==> onyx <==
==> flow/design.v <==
module pokey_advanced (
    input clk,               
    input enable_179mhz,     
    input reset_n,           
    input [3:0] addr,        
    input [7:0] din,         
    input we,                
    output reg audio_pwm     
);
    reg [7:0] audf [0:3];  
    reg [7:0] audc [0:3];  
    reg [7:0] audctl;      
    reg [3:0]  poly4;
    reg [4:0]  poly5;
    reg [16:0] poly17; 
    reg [15:0] counter [0:3]; 
    reg [3:0]  chan_out;    
    reg [4:0] count_64k;    
    reg [6:0] count_15k;    
    reg tick_64khz;
    reg tick_15khz;
    always @(posedge clk) begin
        tick_64khz <= 0;
        tick_15khz <= 0;
        if (!reset_n) begin
            count_64k <= 0;
            count_15k <= 0;
        end else if (enable_179mhz) begin
            if (count_64k == 27) begin  
                count_64k <= 0;
                tick_64khz <= 1;
            end else begin
                count_64k <= count_64k + 1;
            end
            if (count_15k == 113) begin  
                count_15k <= 0;
                tick_15khz <= 1;
            end else begin
                count_15k <= count_15k + 1;
            end
        end
    end
    always @(posedge clk) begin
        if (!reset_n) begin
            audctl <= 0;
            audc[0]<=0; audc[1]<=0; audc[2]<=0; audc[3]<=0;
            audf[0]<=0; audf[1]<=0; audf[2]<=0; audf[3]<=0;
        end else if (we) begin
            case (addr)
                0: audf[0] <= din;
                1: audc[0] <= din;
                2: audf[1] <= din;
                3: audc[1] <= din;
                4: audf[2] <= din;
                5: audc[2] <= din;
                6: audf[3] <= din;
                7: audc[3] <= din;
                8: audctl <= din;
            endcase
        end
    end
    wire p4_next = !(poly4[3] ^ poly4[2]);
    wire p5_next = !(poly5[4] ^ poly5[2]);
    wire p17_next = !(poly17[16] ^ poly17[4]);
    always @(posedge clk) begin
        if (!reset_n) begin
            poly4 <= 4'b1011;
            poly5 <= 5'b10101;
            poly17 <= 17'b10101010101010101;
        end else if (enable_179mhz) begin
            poly4 <= {poly4[2:0], p4_next};
            poly5 <= {poly5[3:0], p5_next};
            poly17 <= {poly17[15:0], p17_next};
        end
    end
    wire link_12 = audctl[4];
    wire link_34 = audctl[3];
    wire use_15khz = audctl[0];  
    integer i;
    reg channel_tick;  
    always @(posedge clk) begin
        if (!reset_n) begin
            counter[0] <= 0; counter[1] <= 0; counter[2] <= 0; counter[3] <= 0;
            chan_out <= 0;
        end else
        for (i=0; i<4; i=i+1) begin
            channel_tick = (use_15khz) ? tick_15khz : tick_64khz;
            if (i == 0 && audctl[6]) channel_tick = enable_179mhz;
            if (i == 2 && audctl[5]) channel_tick = enable_179mhz;
            if (channel_tick) begin
                if (!((i==1 && link_12) || (i==3 && link_34))) begin
                    if (counter[i] == 0) begin
                        if (i==0 && link_12) 
                            counter[i] <= {audf[1], audf[0]}; 
                        else if (i==2 && link_34) 
                            counter[i] <= {audf[3], audf[2]}; 
                        else 
                            counter[i] <= audf[i];
                        case (audc[i][7:5])
                            3'b000: chan_out[i] <= poly17[16] && poly5[4];  
                            3'b001: chan_out[i] <= poly5[4];                
                            3'b010: chan_out[i] <= poly17[16] && poly5[4]; 
                            3'b011: chan_out[i] <= poly5[4];               
                            3'b100: chan_out[i] <= poly17[16];              
                            3'b101: chan_out[i] <= ~chan_out[i];            
                            3'b110: chan_out[i] <= poly17[16];             
                            3'b111: chan_out[i] <= ~chan_out[i];            
                        endcase
                    end else begin
                        counter[i] <= counter[i] - 1;
                    end
                end
            end
        end
    end
    reg [5:0] mixed_audio; 
    integer k;
    always @(*) begin
        mixed_audio = 0;
        for (k=0; k<4; k=k+1) begin
            if (chan_out[k]) begin
                mixed_audio = mixed_audio + audc[k][3:0];
            end
        end
    end
    reg [5:0] pwm_counter;
    always @(posedge clk) begin
        if (!reset_n) begin
            pwm_counter <= 0;
            audio_pwm <= 0;
        end else begin
            pwm_counter <= pwm_counter + 1;
            audio_pwm <= (pwm_counter < mixed_audio);
        end
    end
endmodule
==> flow/run.sh <==
#!/bin/bash
# the make line also repeats each setting of config.mk as NAME=value (left out here)
make -C /OpenROAD-flow-scripts/flow DESIGN_CONFIG=/design/flow/config.mk WORK_HOME=/design/flow/orfs CLKGATE_MAP_FILE= finish
==> flow/config.mk <==
export PLATFORM = sky130hd
export DESIGN_NAME = pokey_advanced
export DESIGN_NICKNAME = pokey_advanced
export VERILOG_FILES = /design/flow/design.v
export SDC_FILE = /design/flow/constraint.sdc
export NUM_CORES = 4
export LEC_CHECK = 0
export CAP_MARGIN = 20
export CORE_MARGIN = 2
export CORE_UTILIZATION = 72
export CTS_CLUSTER_SIZE = 37
export PLACE_DENSITY_LB_ADDON = 0.26
export SLEW_MARGIN = 20
==> flow/constraint.sdc <==
create_clock -name core_clock -period 3.95 [get_ports {clk}]
set_input_delay 0.7900 -clock core_clock [delete_from_list [all_inputs] [get_ports {clk}]]
set_output_delay 0.7900 -clock core_clock [all_outputs]
set_load 0.01 [all_outputs]
==> umber (differences from onyx) <==
--- a/flow/config.mk
+++ b/flow/config.mk
@@ -6,8 +6,10 @@
 export NUM_CORES = 4
 export LEC_CHECK = 0
+export ABC_AREA = 1
 export CAP_MARGIN = 20
 export CORE_MARGIN = 2
 export CORE_UTILIZATION = 72
-export CTS_CLUSTER_SIZE = 37
-export PLACE_DENSITY_LB_ADDON = 0.26
+export CTS_CLUSTER_DIAMETER = 386
+export CTS_CLUSTER_SIZE = 14
+export PLACE_DENSITY_LB_ADDON = 0.19
 export SLEW_MARGIN = 20
==> flow/constraint.sdc (replaced) <==
create_clock -name core_clock -period 2.89 [get_ports {clk}]
set_input_delay 0.5780 -clock core_clock [delete_from_list [all_inputs] [get_ports {clk}]]
set_output_delay 0.5780 -clock core_clock [all_outputs]
set_load 0.01 [all_outputs]
==> results <==
- In onyx the global-route usage is lower than in umber, by 1.5 points.
- umber completed and failed the layout checks on setup timing. onyx finished but fails on setup timing.
- Against umber, the die area of onyx is lower by about 5%.
- In count of clock-buffer cells in the layout, onyx and umber do not differ.
- Of umber and onyx, umber has the higher non-clock buffer count (gap 9).
- Via count: umber is larger than onyx (about 20%).
==> figures <==
item	umber	onyx
Pre-placement core utilization	0.743	0.743
Number of cells produced by synthesis	1342	978
Floorplan Core Area	12100 µm²	11500 µm²
Share of power burned in combinational logic	0.112	0.048
DR WL met3	2060 µm	1620 µm
WL final	24600 µm	22600 µm
Status	finished with violations	finished with violations
Layout check failures	setup timing	setup timing
Post-Place Setup Slack	-0.693 ns	-0.454 ns
Logic share of the area	0.481	0.509
Inverters	166	21
Sequential-to-total area share from yosys stat	0.383	0.404
Num rows	40	39

* * *

==> inputs of run a <==
Starts from the design.v that is shown in full above.
Settings: LEC_CHECK=0, CAP_MARGIN=20, CORE_MARGIN=2, CORE_UTILIZATION=72, SLEW_MARGIN=20; clock period 5.2 ns.
run.sh (not shown) runs the stock make flow with config.mk's settings and CLKGATE_MAP_FILE=.
==> run b: changes against run a <==
CORE_UTILIZATION = 66   (was 72)
CTS_CLUSTER_SIZE = 41   (was not set)
HOLD_SLACK_MARGIN = 0.29   (was not set)
==> flow/constraint.sdc (replaced) <==
create_clock -name core_clock -period 4.12 [get_ports {clk}]
set_input_delay 0.8240 -clock core_clock [delete_from_list [all_inputs] [get_ports {clk}]]
set_output_delay 0.8240 -clock core_clock [all_outputs]
set_load 0.01 [all_outputs]
==> run c: changes against run a <==
CORE_UTILIZATION = 65   (was 72)
==> flow/constraint.sdc (replaced) <==
create_clock -name core_clock -period 3.62 [get_ports {clk}]
set_input_delay 0.7240 -clock core_clock [delete_from_list [all_inputs] [get_ports {clk}]]
set_output_delay 0.7240 -clock core_clock [all_outputs]
set_load 0.01 [all_outputs]
==> results <==
| item | run a | run c | run b |
|---|---|---|---|
| Result of the run | finished clean | failed layout checks | failed layout checks |
| Violated checks | - | negative setup slack | negative setup slack |
| Power drawn by the clock network | 1420 µW | 1930 µW | 1600 µW |
| Storage cell area | 3440 µm² | 3440 µm² | 3450 µm² |
| Setup TNS | 0 ns | -0.699 ns | -0.351 ns |
| Die width | 113 µm | 118 µm | 118 µm |
| Ratio of routed vias to standard cells | 6.51 | 6.17 | 6.16 |
| CP Max Fanout | 7 | 4 | 3 |
| Tap cell instance count | 143 | 172 | 172 |
| Last weighted congestion value of the routability-driven placer | 0.857 | 0.890 | 0.911 |
| Place WS | 0.117 ns | -0.768 ns | -0.403 ns |
| Post-route fraction of the period consumed by the critical path | 93.8% | 119% | 109% |
| Number of buffers inserted to repair setup after CTS | 0 | 0 | 4 |
| Maximum number of pins on one net before global-route repair | 63 | 43 | 63 |
| Cell depth of the worst setup path | 22 | 21 | 22 |
| Combinational cell fraction of total power | 4.7% | 4.9% | 4.9% |

* * *

==> zinc <==
// pokey_advanced: RTL as listed in full above, without the edits since
==> flow/config.mk <==
export PLATFORM = sky130hd
export DESIGN_NAME = pokey_advanced
export DESIGN_NICKNAME = pokey_advanced
export VERILOG_FILES = /design/flow/design.v
export SDC_FILE = /design/flow/constraint.sdc
export NUM_CORES = 4
export LEC_CHECK = 0
export CAP_MARGIN = 20
export CORE_ASPECT_RATIO = 1.97
export CORE_MARGIN = 2
export CORE_UTILIZATION = 40
export CTS_CLUSTER_DIAMETER = 395
export CTS_CLUSTER_SIZE = 99
export SLEW_MARGIN = 20
==> flow/constraint.sdc <==
create_clock -name core_clock -period 6.0 [get_ports {clk}]
set_input_delay 1.2000 -clock core_clock [delete_from_list [all_inputs] [get_ports {clk}]]
set_output_delay 1.2000 -clock core_clock [all_outputs]
set_load 0.01 [all_outputs]
==> amber (differences from zinc) <==
Settings changed: CORE_ASPECT_RATIO 1.97 to not set, CORE_UTILIZATION 40 to 72, CTS_CLUSTER_DIAMETER 395 to not set, CTS_CLUSTER_SIZE 99 to 14, PLACE_DENSITY_LB_ADDON set to 0.01, SETUP_SLACK_MARGIN set to -0.07.
==> flow/constraint.sdc (replaced) <==
create_clock -name core_clock -period 2.89 [get_ports {clk}]
set_input_delay 0.5780 -clock core_clock [delete_from_list [all_inputs] [get_ports {clk}]]
set_output_delay 0.5780 -clock core_clock [all_outputs]
set_load 0.01 [all_outputs]
==> juniper (differences from zinc) <==
Settings changed: ABC_AREA set to 1, CORE_ASPECT_RATIO 1.97 to not set, CORE_UTILIZATION 40 to 72, CTS_CLUSTER_DIAMETER 395 to not set, CTS_CLUSTER_SIZE 99 to not set, PLACE_DENSITY set to 0.42.
==> flow/constraint.sdc (replaced) <==
create_clock -name core_clock -period 2.97 [get_ports {clk}]
set_input_delay 0.5940 -clock core_clock [delete_from_list [all_inputs] [get_ports {clk}]]
set_output_delay 0.5940 -clock core_clock [all_outputs]
set_load 0.01 [all_outputs]
==> tundra (differences from zinc) <==
Settings changed: CORE_ASPECT_RATIO 1.97 to not set, CORE_UTILIZATION 40 to 68, CTS_CLUSTER_DIAMETER 395 to 345, CTS_CLUSTER_SIZE 99 to 100.
==> metrics.txt <==
# HELP chip_impl_metric Flow report values
# TYPE chip_impl_metric gauge
chip_impl_metric{name="core_area",unit="sq um"} 12100
chip_impl_metric{name="finalWorstPathRequiredPeriod",unit="ns"} 3.63
chip_impl_metric{name="final-setup-viol-count",unit=""} 1
chip_impl_info{name="outcome",value="finished with violations"} 1
chip_impl_metric{name="comb-power",unit="uW"} 609
chip_impl_info{name="causes_of_the_check_failure",value="negative setup slack"} 1
chip_impl_metric{name="nonClockBufferCount",unit=""} 49
chip_impl_metric{name="worst_slack",unit="ns"} -0.658
# the run above: juniper

==> metrics.txt <==
# HELP chip_impl_metric Flow report values
# TYPE chip_impl_metric gauge
chip_impl_info{name="outcome",value="no timing/DRC/antenna violations"} 1
chip_impl_metric{name="finalWorstPathRequiredPeriod",unit="ns"} 5.08
chip_impl_metric{name="wire_length_of_the_first_global_routing_pass",unit="mm"} 34.4
chip_impl_metric{name="final-setup-viol-count",unit=""} 0
chip_impl_metric{name="worst_slack",unit="ns"} 0.919
chip_impl_metric{name="flops",unit=""} 172
chip_impl_metric{name="met1_usage",unit="%"} 20.3
chip_impl_metric{name="comb-power",unit="uW"} 114
chip_impl_metric{name="cellLeakagePower",unit="uW"} 0.00369
chip_impl_metric{name="inv_count",unit=""} 21
chip_impl_metric{name="nonClockBufferCount",unit=""} 23
# the run above: zinc

==> metrics.txt <==
# HELP chip_impl_metric Flow report values
# TYPE chip_impl_metric gauge
chip_impl_metric{name="comb-power",unit="uW"} 260
chip_impl_metric{name="finalWorstPathRequiredPeriod",unit="ns"} 4.39
chip_impl_metric{name="worst_slack",unit="ns"} -1.50
chip_impl_info{name="outcome",value="finished with violations"} 1
chip_impl_metric{name="nonClockBufferCount",unit=""} 53
chip_impl_metric{name="wire_length_of_the_first_global_routing_pass",unit="mm"} 35.5
chip_impl_metric{name="cap_viol_max_count",unit=""} 0
chip_impl_metric{name="core_area",unit="sq um"} 11500
chip_impl_info{name="tritoncts",value="built"} 1
chip_impl_metric{name="final-setup-viol-count",unit=""} 1
chip_impl_info{name="causes_of_the_check_failure",value="negative setup slack"} 1
# the run above: amber

==> metrics.txt <==
# HELP chip_impl_metric Flow report values
# TYPE chip_impl_metric gauge
chip_impl_metric{name="core_area",unit="sq um"} 12100
chip_impl_metric{name="whs_path_depth",unit=""} 2
chip_impl_metric{name="ys_types",unit=""} 68
chip_impl_metric{name="nonClockBufferCount",unit=""} 22
chip_impl_info{name="outcome",value="no timing/DRC/antenna violations"} 1
chip_impl_metric{name="worst_slack",unit="ns"} 0.872
chip_impl_metric{name="comb-power",unit="uW"} 116
chip_impl_metric{name="finalWorstPathRequiredPeriod",unit="ns"} 5.13
chip_impl_metric{name="final-setup-viol-count",unit=""} 0
chip_impl_metric{name="worst_pin_slew",unit="ns"} 1.06
chip_impl_metric{name="fin_total_pwr",unit="uW"} 2420
# the run above: tundra

Power and IR drop assume default switching activity.
